## job 3836
Design HandwashSensor, start of the top module:
module HandwashSensor(
    input clk,
    input reset,
    input acceptLeftHandDistance,
    input [15:0] leftHandDistance,
    input acceptLeftHandGain,
    input [7:0] leftHandGain,
    input acceptRightHandDistance,
    input [15:0] rightHandDistance,
    input acceptRightHandGain,
    input [7:0] rightHandGain,
    output waterOn
);
export LEC_CHECK = 0
export CAP_MARGIN = 35
export CORE_ASPECT_RATIO = 1.81
export CORE_MARGIN = 2
export CORE_UTILIZATION = 57
export CTS_CLUSTER_DIAMETER = 106
export CTS_CLUSTER_SIZE = 78
export GPL_ROUTABILITY_DRIVEN = 0
export GPL_TIMING_DRIVEN = 1
export MAX_ROUTING_LAYER = met5
export PLACE_DENSITY_LB_ADDON = 0.08
export SETUP_SLACK_MARGIN = -0.35
export SLEW_MARGIN = 0
export TNS_END_PERCENT = 20
create_clock -name core_clock -period 5.46 [get_ports {clk}]
run.sh (not shown) runs the stock make flow with config.mk's settings and CLKGATE_MAP_FILE=.
Job 3836 went all the way through the flow, and no timing, DRC or antenna check failed.
Modified inputs, job 6443 compared to job 3836
- a change of CAP_MARGIN from 35 to 20
- a deleted TNS_END_PERCENT that had been 20
- a deleted CTS_CLUSTER_SIZE that had been 78
- a deleted GPL_TIMING_DRIVEN that had been 1
- a deleted PLACE_DENSITY_LB_ADDON that had been 0.08
- a deleted CTS_CLUSTER_DIAMETER that had been 106
- a change of CORE_UTILIZATION from 57 to 40
- a deleted SETUP_SLACK_MARGIN that had been -0.35
- a deleted CORE_ASPECT_RATIO that had been 1.81
- a change of SLEW_MARGIN from 0 to 20
- a deleted GPL_ROUTABILITY_DRIVEN that had been 0
- a deleted MAX_ROUTING_LAYER that had been met5
- a change of the clock period (ns, I/O delays scaled along) from 5.46 to 7.0
### Flow results
Final critical-path required period in job 6443 is 0.036 ns below job 3836. Changes observed in job 6443 relative to job 3836: final cell count without fillers rose 5.6%; design area has remained practically unchanged; utilization fell by 19 points; combinational power decreased by 27% relative to the old numbers; biggest cell delay along the critical path dropped 0.05 ns. Clock skew up 0.0065 ns in job 6443 wrt job 3836. From job 3836 to job 6443 the numbers moved as follows: final wirelength went down; die outline area went up.
[inputs] job 241 vs job 6443
- putting CORE_ASPECT_RATIO at 0.5 where nothing was set
- swapping 40 for 59 in CORE_UTILIZATION
Job 241 vs job 6443 — final wirelength rose about 1.3%. NOTE power density over the cells job 6443->job 241 increased slightly. Looking at clock slew seen by the registers of the worst setup and hold paths, job 241 sits 0.02 ns lower than job 6443 does. Job 241 completed; timing, DRC and antenna clean. Combinational cell fraction of total power: job 241 > job 6443. [job 241] utilization of the core after routing rose 22 points relative to job 6443. Job 6443 fits on a die that is larger than the die of job 241. On clock buffer and inverter area fraction after layout, job 6443 and job 241 are neck and neck. Job 241 against job 6443: sequential share of power level, die width moved up.
--- input diff job 241..job 3679 ---
- changing CORE_MARGIN from 2 to 8
- setting ABC_AREA to 1 for the first time
- setting TNS_END_PERCENT to 15 for the first time
- changing CORE_UTILIZATION from 59 to 57
- setting SETUP_SLACK_MARGIN to 1.77 for the first time
Results
Compared to job 241, the router laid down more metal wire for job 3679. Diff job 241 -> job 3679 | final area | increase of 6.3%. Job 3679 vs job 241, critical path launch point: rightHandGainHeld[4] vs leftHandGainHeld[2]. Of job 241 and job 3679, the higher sum of buffers and inverters on the critical path belongs to job 241. In job 3679, total number of placement rows is higher than in job 241. Looking at combinational group share of total power, job 3679 sits 11 points above job 241. Clock power: job 3679 better than job 241. Changes observed in job 3679 relative to job 241: well-tap cell count picked up an extra 39, final cell count picked up an extra 441.
#### Input delta (job 1636 over job 3679)
- ABC_AREA: 1 -> unset
- PLACE_DENSITY_LB_ADDON: unset -> 0.0
- CTS_CLUSTER_SIZE: unset -> 17
- SETUP_SLACK_MARGIN: 1.77 -> unset
- CTS_CLUSTER_DIAMETER: unset -> 109
- CORE_UTILIZATION: 57 -> 40
Findings:
Job 1636 — power of the combinational group 42% lower, job 3679 as reference
The final reports for job 1636 and job 3679 show worst setup slack lower in the former.
The cell count after synthesis number comes out higher for job 3679 vs job 1636.
Cell total in the yosys stat output (job 3679 / job 1636): 1.4
Lower sequential share of layout area goes to job 3679 over job 1636.
In the tables for job 1636 and job 3679, initial standard-cell utilization of the core reads lower with job 1636.
Job 1636 ended up with leftHandGainHeld[2] as its worst setup path startpoint; job 3679 ended up with rightHandGainHeld[4].
In job 1636, placeable core region is higher than in job 3679.
Number of design rule violations left after detail routing: job 3679 vs job 1636 identical
Job 1636 has share of the cycle needed by the critical path after routing above what job 3679 had.
Between job 1636 and job 3679, the delay of the slowest cell on the worst path is higher for job 3679.
### job 1636 -> job 6032
- CTS_CLUSTER_DIAMETER no longer set, was 109
- CORE_ASPECT_RATIO no longer set, was 0.5
- PLACE_DENSITY_LB_ADDON no longer set, was 0.0
- PLACE_DENSITY now 0.53, previously not set
- GPL_ROUTABILITY_DRIVEN now 0, previously not set
- TNS_END_PERCENT no longer set, was 15
- HOLD_SLACK_MARGIN now 0.29, previously not set
- CAP_MARGIN now 40, was 20
- CORE_MARGIN now 10, was 8
- CTS_CLUSTER_SIZE no longer set, was 17
- SETUP_SLACK_MARGIN now 1.5, previously not set
Notes after the runs:
Hold slack deteriorates in job 6032 relative to job 1636.
Compared with job 1636, job 6032 shows global router's overall resource usage lower by 2.3 points.
Sort job 6032 and job 1636 by pin count of the biggest net entering global routing, descending, and job 6032 comes first.
[compare] base=job 1636 new=job 6032: count of non-filler cells in the finished layout has decreased, fraction of area in registers has remained practically unchanged.
Job 6032 against job 1636: combinational power flat, part of the power in the clock network down 1.8 points.
Job 6032 | stages: all done | timing, DRC, antenna: all pass
Job 6032 against job 1636: worst setup slack rose by 0.038 ns; design area held; combinational fraction of design power +0.8 points.

---

HandwashSensor again, from the RTL that the note above started with.
make LEC_CHECK=0 CAP_MARGIN=30 CELL_PAD_IN_SITES_DETAIL_PLACEMENT=2 CELL_PAD_IN_SITES_GLOBAL_PLACEMENT=2 CORE_ASPECT_RATIO=1.68 CORE_MARGIN=2 CORE_UTILIZATION=39 CTS_CLUSTER_DIAMETER=177 CTS_CLUSTER_SIZE=88 GPL_ROUTABILITY_DRIVEN=1 GPL_TIMING_DRIVEN=0 MAX_ROUTING_LAYER=met5 MIN_ROUTING_LAYER=met2 SLEW_MARGIN=20 TNS_END_PERCENT=20 finish   # period 3.64 ns
The first run finished but failed the layout checks on setup timing.
==> next run, changes <==
CAP_MARGIN = 35   (was 30)
CELL_PAD_IN_SITES_GLOBAL_PLACEMENT = not set   (was 2)
CORE_UTILIZATION = 35   (was 39)
CTS_CLUSTER_DIAMETER = not set   (was 177)
GPL_TIMING_DRIVEN = 1   (was 0)
MIN_ROUTING_LAYER = not set   (was met2)
PLACE_DENSITY_LB_ADDON = 0.08   (was not set)
clock period = 5.46 ns   (was 3.64 ns; I/O delays follow)
Result: Now the flow completed without violations. Global-route usage falls by 19 points. Combinational power falls by about 50%. Synthesized area stays the same. Worst setup slack improved by 1.6 ns. Count of clock-buffer cells in the layout falls by 1.
==> next run, changes <==
CELL_PAD_IN_SITES_DETAIL_PLACEMENT = not set   (was 2)
CORE_ASPECT_RATIO = 0.76   (was 1.68)
CTS_CLUSTER_SIZE = 78   (was 88)
GPL_ROUTABILITY_DRIVEN = 0   (was 1)
SETUP_SLACK_MARGIN = -0.35   (was not set)
SLEW_MARGIN = 0   (was 20)
What happened: Global-route usage went down by 3.8 points. Synthesized cell count is unchanged. Setup slack gets worse by 0.053 ns. Power went up slightly. Hold slack gets worse by 0.0048 ns.
==> next run, changes <==
ABC_AREA = 1   (was not set)
CORE_ASPECT_RATIO = 0.5   (was 0.76)
CORE_MARGIN = 7   (was 2)
CTS_CLUSTER_DIAMETER = 170   (was not set)
CTS_CLUSTER_SIZE = 91   (was 78)
Effect: Total power increases by 16%; hold slack gets better by 0.079 ns; via count increases by 24%; synthesized cell count increases by 38%; combinational power increases by 68%; non-clock buffer count decreases by 15; cell count increases by 26%; routed wire length increases by 16%; sequential power increases by 9.6%.
==> next run, changes <==
ABC_AREA = not set   (was 1)
CORE_ASPECT_RATIO = 1.81   (was 0.5)
CORE_MARGIN = 2   (was 7)
CORE_UTILIZATION = 57   (was 35)
CTS_CLUSTER_DIAMETER = 106   (was 170)
CTS_CLUSTER_SIZE = 18   (was 91)
PLACE_DENSITY = 0.36   (was not set)
PLACE_DENSITY_LB_ADDON = not set   (was 0.08)
What happened: Sequential power falls by about 9%; power falls by 15%; global-route usage rises by 11 points.
==> next run, changes <==
CORE_ASPECT_RATIO = 0.76   (was 1.81)
CORE_UTILIZATION = 72   (was 57)
CTS_CLUSTER_DIAMETER = 47   (was 106)
CTS_CLUSTER_SIZE = 78   (was 18)
GPL_ROUTABILITY_DRIVEN = 1   (was 0)
PLACE_DENSITY = 0.66   (was 0.36)
SLEW_MARGIN = 30   (was 0)
clock period = 4.51 ns   (was 5.46 ns; I/O delays follow)
With this change the flow finished but fails on setup timing.
Wire length came out higher by a few percent.
Non-clock buffer count is higher by 109.
Area after synthesis stays the same.
Setup slack loses 0.46 ns.
Global-route usage goes up by 7.8 points.
Die area is lower by about a fifth.
Via count increases by a little under a tenth.
Fmax went up by roughly a tenth.
Sequential share of layout area falls by 0.85 points.

---

HandwashSensor again, from the RTL that the note above started with.
==> flow/config.mk <==
export PLATFORM = sky130hd
export DESIGN_NAME = HandwashSensor
export DESIGN_NICKNAME = HandwashSensor
export VERILOG_FILES = /design/flow/design.v
export SDC_FILE = /design/flow/constraint.sdc
export NUM_CORES = 4
export LEC_CHECK = 0
export CAP_MARGIN = 20
export CORE_MARGIN = 2
export CORE_UTILIZATION = 72
export CTS_CLUSTER_DIAMETER = 98
export CTS_CLUSTER_SIZE = 22
export PLACE_DENSITY = 0.91
export SLEW_MARGIN = 20
==> flow/constraint.sdc <==
create_clock -name core_clock -period 4.4 [get_ports {clk}]
set_input_delay 0.8800 -clock core_clock [delete_from_list [all_inputs] [get_ports {clk}]]
set_output_delay 0.8800 -clock core_clock [all_outputs]
set_load 0.01 [all_outputs]
The starting point never finished: it broke off in global routing (5_1_grt).
Change:
Settings changed: CTS_CLUSTER_DIAMETER 98 to unset, CTS_CLUSTER_SIZE 22 to 97, PLACE_DENSITY 0.91 to 0.41.
Clock period 4.4 ns to 9.73 ns, I/O delays scaled along.
After rerunning: With this change the flow ran to the end with no violations. Die area stays the same. Area after synthesis is unchanged. Synthesized cell count stays the same.
Change:
Settings changed: CTS_CLUSTER_DIAMETER set to 98, CTS_CLUSTER_SIZE 97 to 80, PLACE_DENSITY 0.41 to 0.66.
Clock period 9.73 ns to 4.4 ns, I/O delays scaled along.
=> The changed run produced a layout that fails on max-capacitance violations, max-slew violations, negative setup slack. Cell area grows by 19%. Combinational power grows to 4.0 times its value. Utilization grows by 15 points. Routed wire length grows by 96%. Total power grows to 2.6 times its value. Register-to-register slack is worse by 5.2 ns. Count of clock-buffer cells in the layout shrinks by 1. Global-route usage grows by 13 points. Clock power grows by 120%.
Change:
Settings changed: CTS_CLUSTER_SIZE 80 to 91, PLACE_DENSITY 0.66 to unset, PLACE_DENSITY_LB_ADDON set to 0.27.
The new run died in global routing (5_1_grt) on ODB-0269.
Area after synthesis stays the same.
Die size stays the same.
Synthesized cell count is unchanged.
No activity file was given, so power comes from the tool's default toggle rates.
